==> flow/design.v (excerpt) <==
module  CED(
	input  clk,
	input  rst,
	input  enable,
	output reg ird,
	input  [7:0] idata,	
	output reg [13:0] iaddr,
	output reg cwr_mag_0,
	output reg [12:0] cdata_mag_wr0,
	output reg crd_mag_0,
	input  [12:0] cdata_mag_rd0,
	output reg [13:0] caddr_mag_0,
	output reg cwr_ang_0,
	output reg [12:0] cdata_ang_wr0,
	output reg crd_ang_0,
	input  [12:0] cdata_ang_rd0,
	output reg [13:0] caddr_ang_0,
	output reg cwr1,
	output reg [12:0] cdata_wr1,
	output reg crd1,
	input  [12:0] cdata_rd1,
	output reg [13:0] caddr_1,
	output reg cwr2,
	output reg [12:0] cdata_wr2,
	output reg [13:0] caddr_2,
	output reg done
);
For scale: roughly 7600 cells after synthesis, roughly 350 flip-flops, about 180 I/O pins, about 51000 um^2 of cells after synthesis.
export LEC_CHECK = 0
export ABC_AREA = 1
export CAP_MARGIN = 0
export CELL_PAD_IN_SITES_DETAIL_PLACEMENT = 1
export CORE_MARGIN = 2
export CORE_UTILIZATION = 41
export GPL_ROUTABILITY_DRIVEN = 0
export GPL_TIMING_DRIVEN = 0
export PLACE_DENSITY = 0.6
export SETUP_SLACK_MARGIN = 5.0
export SLEW_MARGIN = 20
create_clock -name core_clock -period 90.0 [get_ports {clk}]
run.sh (not shown) runs the stock make flow with config.mk's settings and CLKGATE_MAP_FILE=.
==> next run, changes <==
- ABC_AREA: 1 -> not set
- CAP_MARGIN: 0 -> 25
- CELL_PAD_IN_SITES_GLOBAL_PLACEMENT: not set -> 2
- CORE_MARGIN: 2 -> 5
- CORE_UTILIZATION: 41 -> 71
- GPL_TIMING_DRIVEN: 0 -> not set
- HOLD_SLACK_MARGIN: not set -> -0.08
- MAX_ROUTING_LAYER: not set -> met4
- PLACE_DENSITY: 0.6 -> not set
- SETUP_SLACK_MARGIN: 5.0 -> 0.48
After rerunning: With this change the flow failed in 3_1_place_gp_skip_io. Synthesized cell count drops by 13%. Synthesized area climbs by about 1%. Die area drops by about 40%.

* * *

CED again, from the RTL that the note above started with.
==> flow/config.mk <==
export PLATFORM = sky130hd
export DESIGN_NAME = CED
export DESIGN_NICKNAME = CED
export VERILOG_FILES = /design/flow/design.v
export SDC_FILE = /design/flow/constraint.sdc
export NUM_CORES = 4
export LEC_CHECK = 0
export CAP_MARGIN = 25
export CELL_PAD_IN_SITES_DETAIL_PLACEMENT = 0
export CELL_PAD_IN_SITES_GLOBAL_PLACEMENT = 1
export CORE_ASPECT_RATIO = 0.51
export CORE_MARGIN = 5
export CORE_UTILIZATION = 62
export CTS_CLUSTER_SIZE = 17
export GPL_ROUTABILITY_DRIVEN = 1
export MAX_ROUTING_LAYER = met4
export SETUP_SLACK_MARGIN = 5.0
export SLEW_MARGIN = 20
==> flow/constraint.sdc <==
create_clock -name core_clock -period 90.0 [get_ports {clk}]
set_input_delay 18.0000 -clock core_clock [delete_from_list [all_inputs] [get_ports {clk}]]
set_output_delay 18.0000 -clock core_clock [all_outputs]
set_load 0.01 [all_outputs]
Next try:
==> flow/config.mk (replaced) <==
export PLATFORM = sky130hd
export DESIGN_NAME = CED
export DESIGN_NICKNAME = CED
export VERILOG_FILES = /design/flow/design.v
export SDC_FILE = /design/flow/constraint.sdc
export NUM_CORES = 4
export LEC_CHECK = 0
export CAP_MARGIN = 20
export CORE_MARGIN = 2
export CORE_UTILIZATION = 40
export PLACE_DENSITY = 0.6
export SLEW_MARGIN = 20
=> The changed run finished clean; non-clock buffer count falls by 74; maximum frequency fell by 1.9%; routed wire length came out lower by 6.0%; final cell count is higher by 6.9%; synthesized cell count is unchanged; worst setup slack degrades by 1500 ps.
Next try:
--- a/flow/config.mk
+++ b/flow/config.mk
@@ -6,7 +6,14 @@
 export NUM_CORES = 4
 export LEC_CHECK = 0
-export CAP_MARGIN = 20
+export ABC_AREA = 1
+export CAP_MARGIN = 15
+export CELL_PAD_IN_SITES_DETAIL_PLACEMENT = 1
+export CELL_PAD_IN_SITES_GLOBAL_PLACEMENT = 1
 export CORE_MARGIN = 2
-export CORE_UTILIZATION = 40
+export CORE_UTILIZATION = 41
+export GPL_ROUTABILITY_DRIVEN = 0
+export GPL_TIMING_DRIVEN = 0
 export PLACE_DENSITY = 0.6
+export SETUP_SLACK_MARGIN = 5.0
 export SLEW_MARGIN = 20
+export TNS_END_PERCENT = 25
After rerunning:
- The changed run ran to the end with no violations
- core utilization rises by 2.6 points
- worst setup slack is better by 5200 ps
- count of clock-buffer cells in the layout climbs by 6
- via count rose by 3.3%
- worst hold slack improves by 3.5 ps
- die area drops by 3.4%
- first-iteration DRC count came out lower by 37%
- global-route usage rose by 3.6 points
Next try:
==> flow/config.mk (replaced) <==
export PLATFORM = sky130hd
export DESIGN_NAME = CED
export DESIGN_NICKNAME = CED
export VERILOG_FILES = /design/flow/design.v
export SDC_FILE = /design/flow/constraint.sdc
export NUM_CORES = 4
export LEC_CHECK = 0
export ABC_AREA = 1
export CAP_MARGIN = 20
export CORE_MARGIN = 2
export CORE_UTILIZATION = 66
export PLACE_DENSITY = 0.6
export SLEW_MARGIN = 20
==> flow/constraint.sdc (replaced) <==
create_clock -name core_clock -period 75.3 [get_ports {clk}]
set_input_delay 15.0600 -clock core_clock [delete_from_list [all_inputs] [get_ports {clk}]]
set_output_delay 15.0600 -clock core_clock [all_outputs]
set_load 0.01 [all_outputs]
Outcome: Global-route usage went up by 10 points; worst setup slack got worse by 7100 ps; final cell count shrinks by 6.7%; wire length is lower by 13%; non-clock buffer count goes down by 57.
Next try:
--- a/flow/config.mk
+++ b/flow/config.mk
@@ -9,5 +9,7 @@
 export CAP_MARGIN = 20
 export CORE_MARGIN = 2
-export CORE_UTILIZATION = 66
-export PLACE_DENSITY = 0.6
+export CORE_UTILIZATION = 72
+export CTS_CLUSTER_DIAMETER = 359
+export CTS_CLUSTER_SIZE = 99
+export PLACE_DENSITY = 0.38
 export SLEW_MARGIN = 20
==> flow/constraint.sdc (replaced) <==
create_clock -name core_clock -period 34.4 [get_ports {clk}]
set_input_delay 6.8800 -clock core_clock [delete_from_list [all_inputs] [get_ports {clk}]]
set_output_delay 6.8800 -clock core_clock [all_outputs]
set_load 0.01 [all_outputs]
- With this change the flow did not get past clock tree synthesis (DPL-0038)
- die size is lower by 8.2%
- synthesized cell count stays the same
- synthesized area stays the same
Next try:
==> flow/config.mk (replaced) <==
export PLATFORM = sky130hd
export DESIGN_NAME = CED
export DESIGN_NICKNAME = CED
export VERILOG_FILES = /design/flow/design.v
export SDC_FILE = /design/flow/constraint.sdc
export NUM_CORES = 4
export LEC_CHECK = 0
export CAP_MARGIN = 20
export CORE_MARGIN = 2
export CORE_UTILIZATION = 40
export PLACE_DENSITY = 0.6
export SLEW_MARGIN = 20
==> flow/constraint.sdc (replaced) <==
create_clock -name core_clock -period 85.2 [get_ports {clk}]
set_input_delay 17.0400 -clock core_clock [delete_from_list [all_inputs] [get_ports {clk}]]
set_output_delay 17.0400 -clock core_clock [all_outputs]
set_load 0.01 [all_outputs]
- The changed run went through all stages and came out clean
- area after synthesis is higher by 1.0%
- die area grows by 80%
- synthesized cell count went down by 13%

* * *

cedar:
Starting RTL as in the previous note.
clock: 50.3 ns
lec_check: 0
abc_area: 1
cap_margin: 40
cell_pad_in_sites_detail_placement: 2
core_margin: 4
core_utilization: 56
cts_cluster_size: 44
gpl_routability_driven: 0
gpl_timing_driven: 0
hold_slack_margin: 0.08
max_routing_layer: met4
min_routing_layer: met2
place_density_lb_addon: 0.18
setup_slack_margin: 5.0
slew_margin: 10
tns_end_percent: 55
cedar: DPL-0033 in detailed placement (3_5_place_dp) -> run aborted
Modified inputs, tundra compared to cedar
# cedar
export LEC_CHECK = 0
export ABC_AREA = 1
export CAP_MARGIN = 40
export CELL_PAD_IN_SITES_DETAIL_PLACEMENT = 2
export CORE_MARGIN = 4
export CORE_UTILIZATION = 56
export CTS_CLUSTER_SIZE = 44
export GPL_ROUTABILITY_DRIVEN = 0
export GPL_TIMING_DRIVEN = 0
export HOLD_SLACK_MARGIN = 0.08
export MAX_ROUTING_LAYER = met4
export MIN_ROUTING_LAYER = met2
export PLACE_DENSITY_LB_ADDON = 0.18
export SETUP_SLACK_MARGIN = 5.0
export SLEW_MARGIN = 10
export TNS_END_PERCENT = 55
create_clock -name core_clock -period 50.3 [get_ports {clk}]
# tundra
export LEC_CHECK = 0
export ABC_AREA = 1
export CAP_MARGIN = 40
export CELL_PAD_IN_SITES_DETAIL_PLACEMENT = 2
export CORE_MARGIN = 4
export CORE_UTILIZATION = 16
export CTS_CLUSTER_SIZE = 19
export GPL_ROUTABILITY_DRIVEN = 0
export GPL_TIMING_DRIVEN = 0
export MAX_ROUTING_LAYER = met4
export PLACE_DENSITY_LB_ADDON = 0.18
export SETUP_SLACK_MARGIN = -0.37
export SLEW_MARGIN = 10
export TNS_END_PERCENT = 55
create_clock -name core_clock -period 48.2 [get_ports {clk}]
## What came out
tundra vs. cedar: effective utilization at floorplan went down 41 points; core box area rose about 250%; chip area from the yosys synthesis statistics closely matched the old numbers; vertical die size has increased; sequential element share of the synthesized area shows no meaningful change. In the metrics for cedar and tundra, the one carrying the higher count of standard-cell rows is tundra. No crash in tundra: every stage finished, but the layout fails its final checks due to setup timing.
Setup changes, tundra to sierra
# tundra
export LEC_CHECK = 0
export ABC_AREA = 1
export CAP_MARGIN = 40
export CELL_PAD_IN_SITES_DETAIL_PLACEMENT = 2
export CORE_MARGIN = 4
export CORE_UTILIZATION = 16
export CTS_CLUSTER_SIZE = 19
export GPL_ROUTABILITY_DRIVEN = 0
export GPL_TIMING_DRIVEN = 0
export MAX_ROUTING_LAYER = met4
export PLACE_DENSITY_LB_ADDON = 0.18
export SETUP_SLACK_MARGIN = -0.37
export SLEW_MARGIN = 10
export TNS_END_PERCENT = 55
create_clock -name core_clock -period 48.2 [get_ports {clk}]
# sierra
export LEC_CHECK = 0
export ABC_AREA = 1
export CAP_MARGIN = 40
export CELL_PAD_IN_SITES_DETAIL_PLACEMENT = 0
export CORE_MARGIN = 2
export CORE_UTILIZATION = 70
export CTS_CLUSTER_SIZE = 40
export GPL_ROUTABILITY_DRIVEN = 0
export GPL_TIMING_DRIVEN = 1
export HOLD_SLACK_MARGIN = 0.29
export SETUP_SLACK_MARGIN = 1.92
export SLEW_MARGIN = 10
export TNS_END_PERCENT = 55
create_clock -name core_clock -period 63.9 [get_ports {clk}]
### Flow results
- Status: maximum buffer depth of the clock tree parity (tundra, sierra)
- Diff sierra..tundra | I/O pin count | unchanged
- Of sierra and tundra, the lower placeable core region belongs to sierra.
- Lower floorplan utilization goes to tundra over sierra.
- Of tundra and sierra, only sierra never reached the final stage.
- sierra failed in global routing (5_1_grt) with GRT-0232.
- Although it ran to completion, tundra produced a layout that fails the final checks because of setup timing.
- [compare] base=tundra new=sierra: number of instances resized during post-cts repair +66; placed standard-cell area -4.3%; XOR/XNOR share of the synthesized area ~0 delta.
- Against tundra, sierra reports a number of placement rows that is lower.
#### Input delta (onyx over sierra)
# sierra
export LEC_CHECK = 0
export ABC_AREA = 1
export CAP_MARGIN = 40
export CELL_PAD_IN_SITES_DETAIL_PLACEMENT = 0
export CORE_MARGIN = 2
export CORE_UTILIZATION = 70
export CTS_CLUSTER_SIZE = 40
export GPL_ROUTABILITY_DRIVEN = 0
export GPL_TIMING_DRIVEN = 1
export HOLD_SLACK_MARGIN = 0.29
export SETUP_SLACK_MARGIN = 1.92
export SLEW_MARGIN = 10
export TNS_END_PERCENT = 55
create_clock -name core_clock -period 63.9 [get_ports {clk}]
# onyx
export LEC_CHECK = 0
export ABC_AREA = 1
export CAP_MARGIN = 40
export CELL_PAD_IN_SITES_DETAIL_PLACEMENT = 0
export CORE_MARGIN = 9
export CORE_UTILIZATION = 72
export CTS_CLUSTER_DIAMETER = 220
export CTS_CLUSTER_SIZE = 99
export GPL_ROUTABILITY_DRIVEN = 0
export GPL_TIMING_DRIVEN = 1
export PLACE_DENSITY = 0.39
export SETUP_SLACK_MARGIN = 2.92
export SLEW_MARGIN = 10
export TNS_END_PERCENT = 55
create_clock -name core_clock -period 16.8 [get_ports {clk}]
--- outcome ---
- sierra got as far as global routing (5_1_grt), where a tool error ended the run.
- onyx terminated abnormally: clock tree synthesis (4_1_cts) reported DPL-0038.
- In onyx relative to sierra, HPWL after detailed placement had gone up by more than a quarter.
- Per the comparison of onyx with sierra, number of I/O pins saw little to no change, average footprint of a synthesized cell comparable.
- Comparing sierra against onyx, there is no change at all in synthesized instance count.
- sierra has lower area after detailed placement than onyx.
- Comparing placeable core region for sierra and onyx, the bigger number came from sierra.
- Against sierra as the reference, onyx delivers a lower placement row count.
- sierra -> onyx: die height increased by a few percent
- The share of synthesized cell area in and, or, nand and nor gates of onyx and that of sierra are within noise of each other.
- Compared with sierra, in onyx worst setup slack after placement saw a decrease; die area went up by 7.6%.
Setup changes, onyx to juniper
# onyx
export LEC_CHECK = 0
export ABC_AREA = 1
export CAP_MARGIN = 40
export CELL_PAD_IN_SITES_DETAIL_PLACEMENT = 0
export CORE_MARGIN = 9
export CORE_UTILIZATION = 72
export CTS_CLUSTER_DIAMETER = 220
export CTS_CLUSTER_SIZE = 99
export GPL_ROUTABILITY_DRIVEN = 0
export GPL_TIMING_DRIVEN = 1
export PLACE_DENSITY = 0.39
export SETUP_SLACK_MARGIN = 2.92
export SLEW_MARGIN = 10
export TNS_END_PERCENT = 55
create_clock -name core_clock -period 16.8 [get_ports {clk}]
# juniper
export LEC_CHECK = 0
export ABC_AREA = 1
export CAP_MARGIN = 20
export CORE_MARGIN = 2
export CORE_UTILIZATION = 50
export PLACE_DENSITY = 0.6
export SLEW_MARGIN = 20
create_clock -name core_clock -period 83.2 [get_ports {clk}]
For standard cell core area, dividing the value from juniper by the value from onyx gives 1.4.
From onyx to juniper the numbers moved as follows: placement-stage cell area decreased by 18% relative to the old numbers; post-synthesis chip area from yosys closely matched the old numbers; number of distinct library cell variants in the gate-level netlist after synthesis closely matched the old numbers.
[compare] base=onyx new=juniper: number of placement rows moved up, height of the chip increased 39 µm, horizontal die size +14%.
juniper: all stages complete, timing, DRC and antenna checks passed
Comparing the two runs side by side, juniper comes out ahead of onyx on HPWL reported at the end of detailed placement.
